==> inputs of v2 <==
==> flow/design.v <==
module Controller(Vppg, Find_Setting, CLK, rst_n, DC_Comp, PGA_Gain, CLK_Filter, LED_IR, LED_RED, IR_ADC_Value, RED_ADC_Value, LED_Drive);
input 		CLK;							 
input 		rst_n;							 
input 		Find_Setting;					 
input[7:0] 	Vppg;							 
output reg 			LED_IR;					 
output reg 			LED_RED;				 
output reg			CLK_Filter;				 
output reg  [3:0] 	LED_Drive;				 
output reg  [3:0] 	PGA_Gain;				 
output reg  [6:0] 	DC_Comp;				 
output reg  [7:0]   IR_ADC_Value;			 
output reg  [7:0]   RED_ADC_Value;			 
parameter 		 MAX_RAND_VOLTAGE = 250;
parameter 		 MIN_RAND_VOLTAGE = 5;
parameter		 MITTEL_VOLTAGE   = 127;
localparam[2:0]  INITIAL 			    = 3'b001;  
localparam[2:0]  IDLE         		    = 3'b010;  
localparam[2:0]  FIND_SETTING			= 3'b000;
localparam[2:0]  SWEEP_DC_COMP  		= 3'b011;  
localparam[2:0]  INCREASE_PGA_GAIN      = 3'b100;  
localparam[2:0]  OSCILLATE   	     	= 3'b101;  
localparam[2:0]  FIRST_DC_COMP   		= 3'b110;  
reg [9:0]  	counter;						 
reg [3:0] 	gaintemp;						
reg [3:0] 	PGA_Gain_IR;					 
reg [3:0] 	PGA_Gain_RED;					 
reg [2:0]   currentState, nextState;		 
reg [7:0]   DC_left, DC_right, DC_Comp_temp;  
reg [6:0]   DC_Comp_IR;						 
reg [6:0]   DC_Comp_RED; 				     
reg [1:0]	red_on_flag; 					 
reg [9:0]   min_index;						 
reg [9:0]   max_index;						 
reg [7:0]  	temp_min;						 
reg [7:0]  	temp_max;						 
reg [3:0]   gaintemp_max;
reg [3:0]   gaintemp_min;
reg 		start;
always@(posedge CLK or negedge rst_n) begin
	if(~rst_n)begin
		currentState  <= INITIAL;	
	end
    else begin 
		currentState  <= nextState;
	end
end
always@(posedge CLK) begin
	if(counter == 999) begin
			counter <= 0;
		end
		else if(counter >= 0) begin
		counter <= counter + 1;
		end
	 case(currentState)
		INITIAL: begin  
			nextState          <= FIND_SETTING;
			counter		       <= 0;
			PGA_Gain_RED 	   <= 0;
			PGA_Gain_IR		   <= 0;
			DC_Comp_temp	   <= 0;
			DC_Comp_IR 	       <= 0;
			DC_Comp_RED        <= 0; 
			red_on_flag        <= 1;  
			temp_min		   <= 255;
			temp_max           <= 0;
			min_index		   <= 0;
			max_index 		   <= 0;
			LED_IR			   <= 0;
			LED_RED			   <= 1;
			PGA_Gain		   <= 4'd0;
			gaintemp  		   <= 15;
			LED_Drive 	       <= 8;
			CLK_Filter         <= 0;
			gaintemp_max       <= 0;
			gaintemp_min       <= 0;
			start <= 0;
			DC_Comp            <= 0;
			IR_ADC_Value       <= 0;
			RED_ADC_Value      <= 0;
		end
		FIND_SETTING: begin  
		if(Find_Setting) begin
			nextState <= IDLE;
			end
		end
		IDLE: begin  
			DC_left	  <= 0;
			DC_right  <= MITTEL_VOLTAGE; 
            case(red_on_flag)   
                0: begin   
					nextState <= FIRST_DC_COMP;
		   		    LED_IR    <= 1;
		            LED_RED   <= 0;
                    DC_Comp   <= 0;
					temp_min  <= 255;
					temp_max  <= 0;
				end
				1: begin   
					nextState <= FIRST_DC_COMP;
		   			LED_IR    <= 0;
		   		    LED_RED   <= 1;
                    DC_Comp   <= 0; 	
					temp_min  <= 255;
					temp_max  <= 0;
				end 
				2: begin   
					if (Vppg < temp_min && LED_RED == 1) begin
		 				temp_min  <= Vppg;
		 				min_index <= counter;  
		 				nextState <= IDLE;
					end
					if (Vppg > temp_max && LED_RED == 1) begin
		 				temp_max  <= Vppg;
		 				max_index <= counter;  
						nextState <= IDLE;
					end
					if (counter == 999 && LED_RED == 1)begin  
						nextState <= SWEEP_DC_COMP;  
					end	
					if(LED_IR == 1) begin
						nextState <= SWEEP_DC_COMP;
					end				    
				end
                default:;
            endcase
		end 
		FIRST_DC_COMP:begin	 
			if ((DC_right - DC_left) > 1)begin 
				if(Vppg < MITTEL_VOLTAGE)begin
					DC_right 	    <= 	DC_Comp;
					DC_Comp_temp	<=  DC_Comp + DC_left;
					DC_Comp  		<=  DC_Comp_temp >>1;
				end else if(Vppg > MITTEL_VOLTAGE)begin
					DC_left 	    <=	DC_Comp;
					DC_Comp_temp 	<=  DC_Comp + DC_right;
					DC_Comp 	    <=  DC_Comp_temp >> 1;
				end else begin
					DC_left			<=	DC_Comp;
					DC_right		<=	DC_Comp;
				end	
			end else begin
				red_on_flag     	<=	 2;
				nextState			<= 	IDLE;					
			end
	    end
		SWEEP_DC_COMP: begin   
				if (counter < (((min_index +max_index) >> 1) + 7) && counter >= (((min_index + max_index) >> 1) - 7))begin 
					if(Vppg < MITTEL_VOLTAGE)begin
						DC_right 	    <= 	DC_Comp;
						DC_Comp_temp	<=  DC_Comp + DC_left;
						DC_Comp  		<=  DC_Comp_temp >>1;
					end else if(Vppg > MITTEL_VOLTAGE)begin
						DC_left 	    <=	DC_Comp;
						DC_Comp_temp    <=  DC_Comp + DC_right;
						DC_Comp 	    <=  DC_Comp_temp >> 1;
					end else begin
						DC_left			<=	DC_Comp;
						DC_right		<=	DC_Comp;
						nextState 		<= INCREASE_PGA_GAIN;
					end	
				end else if (counter >= (((min_index +max_index) >> 1) + 7)) begin 
					nextState	    <= INCREASE_PGA_GAIN;
				end         
		end
		INCREASE_PGA_GAIN: begin  
			if((counter >= max_index) && counter <= (max_index + 4'd15)) begin  
				if(Vppg < MAX_RAND_VOLTAGE) begin
					PGA_Gain <= PGA_Gain + 4'd1;
				end
				else begin
					gaintemp_max <= PGA_Gain;   
				end
				if(counter == (max_index + 4'd15)) begin   
					PGA_Gain <= 4'd0;
					start <= 1;
				end
			end
			if(start) begin
				start <= 0;
				if(2000 < gaintemp_max) begin
					red_on_flag    <= 0 ;
					counter    	   <= 0;  
					if(LED_IR) begin					 
						DC_Comp_IR    <= DC_Comp;		 
						PGA_Gain_IR   <= gaintemp_min; 	 
						nextState     <= OSCILLATE;
						PGA_Gain      <= 4'd0;  
						gaintemp      <= 15;
						gaintemp_max  <= 0;
						gaintemp_min  <= 0;
					end
					if(LED_RED) begin
						DC_Comp_RED   <= DC_Comp;		 
						PGA_Gain_RED  <= gaintemp_min;   
						nextState  	  <= IDLE; 			 
						PGA_Gain   	  <= 4'd0; 			 
						gaintemp      <= 15;
						gaintemp_max  <= 0;
						gaintemp_min  <= 0;
						LED_RED	      <= 0;
						LED_IR	      <= 1;
					end
				end
				else begin	
					red_on_flag 	  <= 0 ;
					counter    	      <= 0;  
					if(LED_IR) begin
						DC_Comp_IR    <= DC_Comp;		     
						PGA_Gain_IR   <= gaintemp_max; 		 
						nextState     <= OSCILLATE;			 
						PGA_Gain      <= 4'd0;  
						gaintemp      <= 15;
						gaintemp_max  <= 0;
						gaintemp_min  <= 0;
						LED_RED	      <= 1;
						LED_IR	      <= 0;
					end
					if(LED_RED) begin
						DC_Comp_RED   <= DC_Comp;			 
						PGA_Gain_RED  <= gaintemp_max;		 
						nextState     <= IDLE; 				 
						PGA_Gain      <= 4'd0; 				 
						gaintemp      <= 15;
						gaintemp_max  <= 0;
						gaintemp_min  <= 0;
						LED_RED	  	  <= 0;
						LED_IR	      <= 1;
					end
				end
			end
		end 
		OSCILLATE: begin  
			CLK_Filter <=~CLK_Filter;  
			if(counter == 9) begin	  
				LED_RED <= ~LED_RED; 
				LED_IR  <= ~LED_IR;
				counter <= 0;  
				if(LED_IR) begin
					DC_Comp  	  <= DC_Comp_RED;
					PGA_Gain 	  <= PGA_Gain_RED;
					IR_ADC_Value  <= Vppg;  
				end
				if(LED_RED) begin
					DC_Comp 	  <= DC_Comp_IR;
					PGA_Gain 	  <= PGA_Gain_IR;
					RED_ADC_Value <= Vppg;  
				end
			end	
		end
		default: nextState <= IDLE;
	endcase
end
endmodule
module FIR_Filter(
    input wire CLK,                  
    input wire CLK_Filter,           
    input wire [7:0] input_data,     
    input wire rst_n,                
    output reg [19:0] output_data    
);
parameter NUM_SHI_REGS = 22;	 
parameter NUM_ADD_REGS = 11;     
reg     [7:0]   shift_regs   [NUM_SHI_REGS-1:0];   
reg     [8:0]   add_regs     [NUM_ADD_REGS-1:0];   
reg 	[16:0]  order[NUM_ADD_REGS-1:0];  
wire    [7:0]   COEFFICIENTS [NUM_ADD_REGS-1:0];   
assign COEFFICIENTS[0]  =    8'd2;
assign COEFFICIENTS[1]  =    8'd10;
assign COEFFICIENTS[2]  =    8'd16;
assign COEFFICIENTS[3]  =    8'd28;
assign COEFFICIENTS[4]  =    8'd43;
assign COEFFICIENTS[5]  =    8'd60;
assign COEFFICIENTS[6]  =    8'd78;
assign COEFFICIENTS[7]  =    8'd95;
assign COEFFICIENTS[8]  =    8'd111;
assign COEFFICIENTS[9]  =    8'd122;
assign COEFFICIENTS[10] =    8'd128;
always @(posedge CLK or negedge rst_n) begin
    if (!rst_n) begin
        shift_regs[0]  <= 8'b0;
        shift_regs[1]  <= 8'b0;
        shift_regs[2]  <= 8'b0;
        shift_regs[3]  <= 8'b0;
        shift_regs[4]  <= 8'b0;
        shift_regs[5]  <= 8'b0;
        shift_regs[6]  <= 8'b0;
        shift_regs[7]  <= 8'b0;
        shift_regs[8]  <= 8'b0;
        shift_regs[9]  <= 8'b0;
        shift_regs[10] <= 8'b0;
        shift_regs[11] <= 8'b0;
        shift_regs[12] <= 8'b0;
        shift_regs[13] <= 8'b0;
        shift_regs[14] <= 8'b0;
        shift_regs[15] <= 8'b0;
        shift_regs[16] <= 8'b0;
        shift_regs[17] <= 8'b0;
        shift_regs[18] <= 8'b0;
        shift_regs[19] <= 8'b0;
        shift_regs[20] <= 8'b0;
        shift_regs[21] <= 8'b0;
        add_regs[0]  <= 9'b0;
        add_regs[1]  <= 9'b0;
        add_regs[2]  <= 9'b0;
        add_regs[3]  <= 9'b0;
        add_regs[4]  <= 9'b0;
        add_regs[5]  <= 9'b0;
        add_regs[6]  <= 9'b0;
        add_regs[7]  <= 9'b0;
        add_regs[8]  <= 9'b0;
        add_regs[9]  <= 9'b0;
        add_regs[10] <= 9'b0;
        order[0]  <= 17'b0;
        order[1]  <= 17'b0;
        order[2]  <= 17'b0;
        order[3]  <= 17'b0;
        order[4]  <= 17'b0;
        order[5]  <= 17'b0;
        order[6]  <= 17'b0;
        order[7]  <= 17'b0;
        order[8]  <= 17'b0;
        order[9]  <= 17'b0;
        order[10] <= 17'b0;
        output_data <= 20'd0;
    end else if (CLK_Filter) begin
        shift_regs[0]  <= input_data;
        shift_regs[1]  <= shift_regs[0];
        shift_regs[2]  <= shift_regs[1];
        shift_regs[3]  <= shift_regs[2];
        shift_regs[4]  <= shift_regs[3];
        shift_regs[5]  <= shift_regs[4];
        shift_regs[6]  <= shift_regs[5];
        shift_regs[7]  <= shift_regs[6];
        shift_regs[8]  <= shift_regs[7];
        shift_regs[9]  <= shift_regs[8];
        shift_regs[10] <= shift_regs[9];
        shift_regs[11] <= shift_regs[10];
        shift_regs[12] <= shift_regs[11];
        shift_regs[13] <= shift_regs[12];
        shift_regs[14] <= shift_regs[13];
        shift_regs[15] <= shift_regs[14];
        shift_regs[16] <= shift_regs[15];
        shift_regs[17] <= shift_regs[16];
        shift_regs[18] <= shift_regs[17];
        shift_regs[19] <= shift_regs[18];
        shift_regs[20] <= shift_regs[19];
        shift_regs[21] <= shift_regs[20];
        add_regs[0]     <= shift_regs[0] + shift_regs[21];
        add_regs[1]     <= shift_regs[1] + shift_regs[20];
        add_regs[2]     <= shift_regs[2] + shift_regs[19];
        add_regs[3]     <= shift_regs[3] + shift_regs[18];
        add_regs[4]     <= shift_regs[4] + shift_regs[17];
        add_regs[5]     <= shift_regs[5] + shift_regs[16];
        add_regs[6]     <= shift_regs[6] + shift_regs[15];
        add_regs[7]     <= shift_regs[7] + shift_regs[14];
        add_regs[8]     <= shift_regs[8] + shift_regs[13];
        add_regs[9]     <= shift_regs[9] + shift_regs[12];
        add_regs[10]    <= shift_regs[10] + shift_regs[11];
        order[0]    <= COEFFICIENTS[0] * add_regs[0];
        order[1]    <= COEFFICIENTS[1] * add_regs[1];
        order[2]    <= COEFFICIENTS[2] * add_regs[2];
        order[3]    <= COEFFICIENTS[3] * add_regs[3];
        order[4]    <= COEFFICIENTS[4] * add_regs[4];
        order[5]    <= COEFFICIENTS[5] * add_regs[5];
        order[6]    <= COEFFICIENTS[6] * add_regs[6];
        order[7]    <= COEFFICIENTS[7] * add_regs[7];
        order[8]    <= COEFFICIENTS[8] * add_regs[8];
        order[9]    <= COEFFICIENTS[9] * add_regs[9];
        order[10]   <= COEFFICIENTS[10] * add_regs[10];
	    output_data <=   order[0] + order[1] + order[2] + order[3] 
                       + order[4] + order[5] + order[6] + order[7] 
                       + order[8] + order[9] + order[10];
    end
end
endmodule
module Controller_FIR (
	input	[7:0] 	VPPG,             
	input 		  	Find_Setting,     
	input 		  	CLK,              
	input 		  	rst_n,            
	output 	[6:0] 	DC_Comp,          
	output 	[3:0] 	pga_Gain,         
	output 		  	LED_IR,           
	output 		  	LED_RED,          
	output  [19:0] 	Out_RED_Filtered, 
	output  [19:0] 	Out_IR_Filtered,  
	output  [3:0] 	LED_Drive         
);
	wire [7:0] IR_ADC_Value, RED_ADC_Value;
	wire 	   CLK_Filter;
	reg        CLK_Filter_q;    
	wire       Filter_En;       
	always @(posedge CLK or negedge rst_n) begin
		if (!rst_n) CLK_Filter_q <= 1'b0;
		else        CLK_Filter_q <= CLK_Filter;
	end
	assign Filter_En = CLK_Filter & ~CLK_Filter_q;
    Controller ct(  .Vppg(VPPG), 
                    .Find_Setting(Find_Setting), 
                    .CLK(CLK), 
                    .rst_n(rst_n), 
                    .DC_Comp(DC_Comp), 
                    .PGA_Gain(pga_Gain), 
                    .CLK_Filter(CLK_Filter), 
                    .LED_IR(LED_IR), 
                    .LED_RED(LED_RED),
                    .IR_ADC_Value(IR_ADC_Value), 
                    .RED_ADC_Value(RED_ADC_Value), 
                    .LED_Drive(LED_Drive)); 
	FIR_Filter red( .CLK(CLK),
                    .CLK_Filter(Filter_En), 
                    .input_data(RED_ADC_Value),
                    .rst_n(rst_n),  
                    .output_data(Out_RED_Filtered));
	FIR_Filter ir(  .CLK(CLK),
                    .CLK_Filter(Filter_En), 
                    .input_data(IR_ADC_Value),
                    .rst_n(rst_n),  
                    .output_data(Out_IR_Filtered));
endmodule
==> flow/run.sh <==
#!/bin/bash
# the make line also repeats each setting of config.mk as NAME=value (left out here)
make -C /OpenROAD-flow-scripts/flow DESIGN_CONFIG=/design/flow/config.mk WORK_HOME=/design/flow/orfs CLKGATE_MAP_FILE= finish
==> flow/config.mk <==
export PLATFORM = sky130hd
export DESIGN_NAME = Controller_FIR
export DESIGN_NICKNAME = Controller_FIR
export VERILOG_FILES = /design/flow/design.v
export SDC_FILE = /design/flow/constraint.sdc
export NUM_CORES = 4
export LEC_CHECK = 0
export CAP_MARGIN = 40
export CORE_MARGIN = 2
export CORE_UTILIZATION = 72
export CTS_CLUSTER_DIAMETER = 361
export CTS_CLUSTER_SIZE = 21
export PLACE_DENSITY_LB_ADDON = 0.01
export SETUP_SLACK_MARGIN = -0.52
export SLEW_MARGIN = 20
export TNS_END_PERCENT = 40
==> flow/constraint.sdc <==
create_clock -name core_clock -period 5.18 [get_ports {CLK}]
set_input_delay 1.0360 -clock core_clock [delete_from_list [all_inputs] [get_ports {CLK}]]
set_output_delay 1.0360 -clock core_clock [all_outputs]
set_load 0.01 [all_outputs]
==> v31: changes against v2 <==
- ABC_AREA: unset -> 1
- CAP_MARGIN: 40 -> 20
- CTS_CLUSTER_DIAMETER: 361 -> unset
- CTS_CLUSTER_SIZE: 21 -> 10
- PLACE_DENSITY_LB_ADDON: 0.01 -> unset
- SETUP_SLACK_MARGIN: -0.52 -> 1.18
- TNS_END_PERCENT: 40 -> 10
==> flow/constraint.sdc (replaced) <==
create_clock -name core_clock -period 4.44 [get_ports {CLK}]
set_input_delay 0.8880 -clock core_clock [delete_from_list [all_inputs] [get_ports {CLK}]]
set_output_delay 0.8880 -clock core_clock [all_outputs]
set_load 0.01 [all_outputs]
==> v33: changes against v2 <==
- CAP_MARGIN: 40 -> 20
- CORE_UTILIZATION: 72 -> 54
- CTS_CLUSTER_DIAMETER: 361 -> unset
- CTS_CLUSTER_SIZE: 21 -> 60
- HOLD_SLACK_MARGIN: unset -> -0.08
- PLACE_DENSITY_LB_ADDON: 0.01 -> unset
- SETUP_SLACK_MARGIN: -0.52 -> -0.6
- TNS_END_PERCENT: 40 -> unset
==> flow/constraint.sdc (replaced) <==
create_clock -name core_clock -period 6.77 [get_ports {CLK}]
set_input_delay 1.3540 -clock core_clock [delete_from_list [all_inputs] [get_ports {CLK}]]
set_output_delay 1.3540 -clock core_clock [all_outputs]
set_load 0.01 [all_outputs]
==> v9: changes against v2 <==
- CAP_MARGIN: 40 -> 20
- CORE_UTILIZATION: 72 -> 65
- CTS_CLUSTER_DIAMETER: 361 -> unset
- CTS_CLUSTER_SIZE: 21 -> unset
- PLACE_DENSITY_LB_ADDON: 0.01 -> unset
- SETUP_SLACK_MARGIN: -0.52 -> unset
- TNS_END_PERCENT: 40 -> unset
==> flow/constraint.sdc (replaced) <==
create_clock -name core_clock -period 7.45 [get_ports {CLK}]
set_input_delay 1.4900 -clock core_clock [delete_from_list [all_inputs] [get_ports {CLK}]]
set_output_delay 1.4900 -clock core_clock [all_outputs]
set_load 0.01 [all_outputs]
==> results <==
Against v31, the core utilization of v2 is lower by 5.3 points. Clock skew: v31 is lower than v33 (0.030 ns). Synthesized cell count is the same in v9 and v2. Global-route usage: v31 > v2 > v9 > v33. v9 produced a clean layout. v31 finished but failed the layout checks on setup timing. v2 finished with setup timing left. v33 finished but fails on setup timing. In v9 the non-clock buffer count is lower than in v2, by 107. In v31 the final area is higher than in v2, by 9.0%. Between v33 and v31, the lower die size is in v31 (gap about 30%, measured against v31).
==> figures <==
                                                                                      v31                              v9                               v2                              v33
Signal buf overhead                                                                3.253%                          1.394%                           2.697%                           1.425%
Depth of the worst register-to-register path                                           27                              29                               27                               28
Met2 WL post-DR                                                                 84,260 um                       71,750 um                        70,780 um                        77,430 um
Max-Slew Margin vs Limit                                                           28.88%                          29.51%                           36.07%                           24.07%
Count of clock buffers in the final design                                            165                             155                               62                              158
Die height                                                                       314.4 um                        327.3 um                         311.2 um                         358.7 um
End point of the critical path                            red.output_data[18]$_DFFE_PN0P_  ir.output_data[19]$_DFFE_PN0P_  red.output_data[18]$_DFFE_PN0P_  red.output_data[18]$_DFFE_PN0P_
Latency at later pin                                                              0.72 ns                         0.71 ns                          0.69 ns                          0.74 ns
Outcome                                                        complete, but fails checks        timing/DRC/antenna clean       complete, but fails checks       complete, but fails checks
Layout check failures                                                        setup timing                               -                     setup timing                     setup timing
Detailed router's first-iteration violation count                                   5,163                           3,286                            3,860                            2,629
Share of the final layout cell area in multi-input gates                           52.33%                          51.93%                           53.48%                           51.60%
Final sum of negative setup slack                                               -28.49 ns                            0 ns                        -17.58 ns                      -0.05968 ns
Worst hold-check slack                                                          0.2323 ns                       0.3530 ns                        0.3276 ns                        0.3475 ns
H-tree depth reported by CTS                                                            3                               3                                2                                3
Count of inserted tapcells                                                          1,265                           1,380                            1,254                            1,650
Initial Util                                                                       72.82%                          65.55%                           72.69%                           54.24%
Dpl cells                                                                           9,320                           8,309                            8,268                            8,584
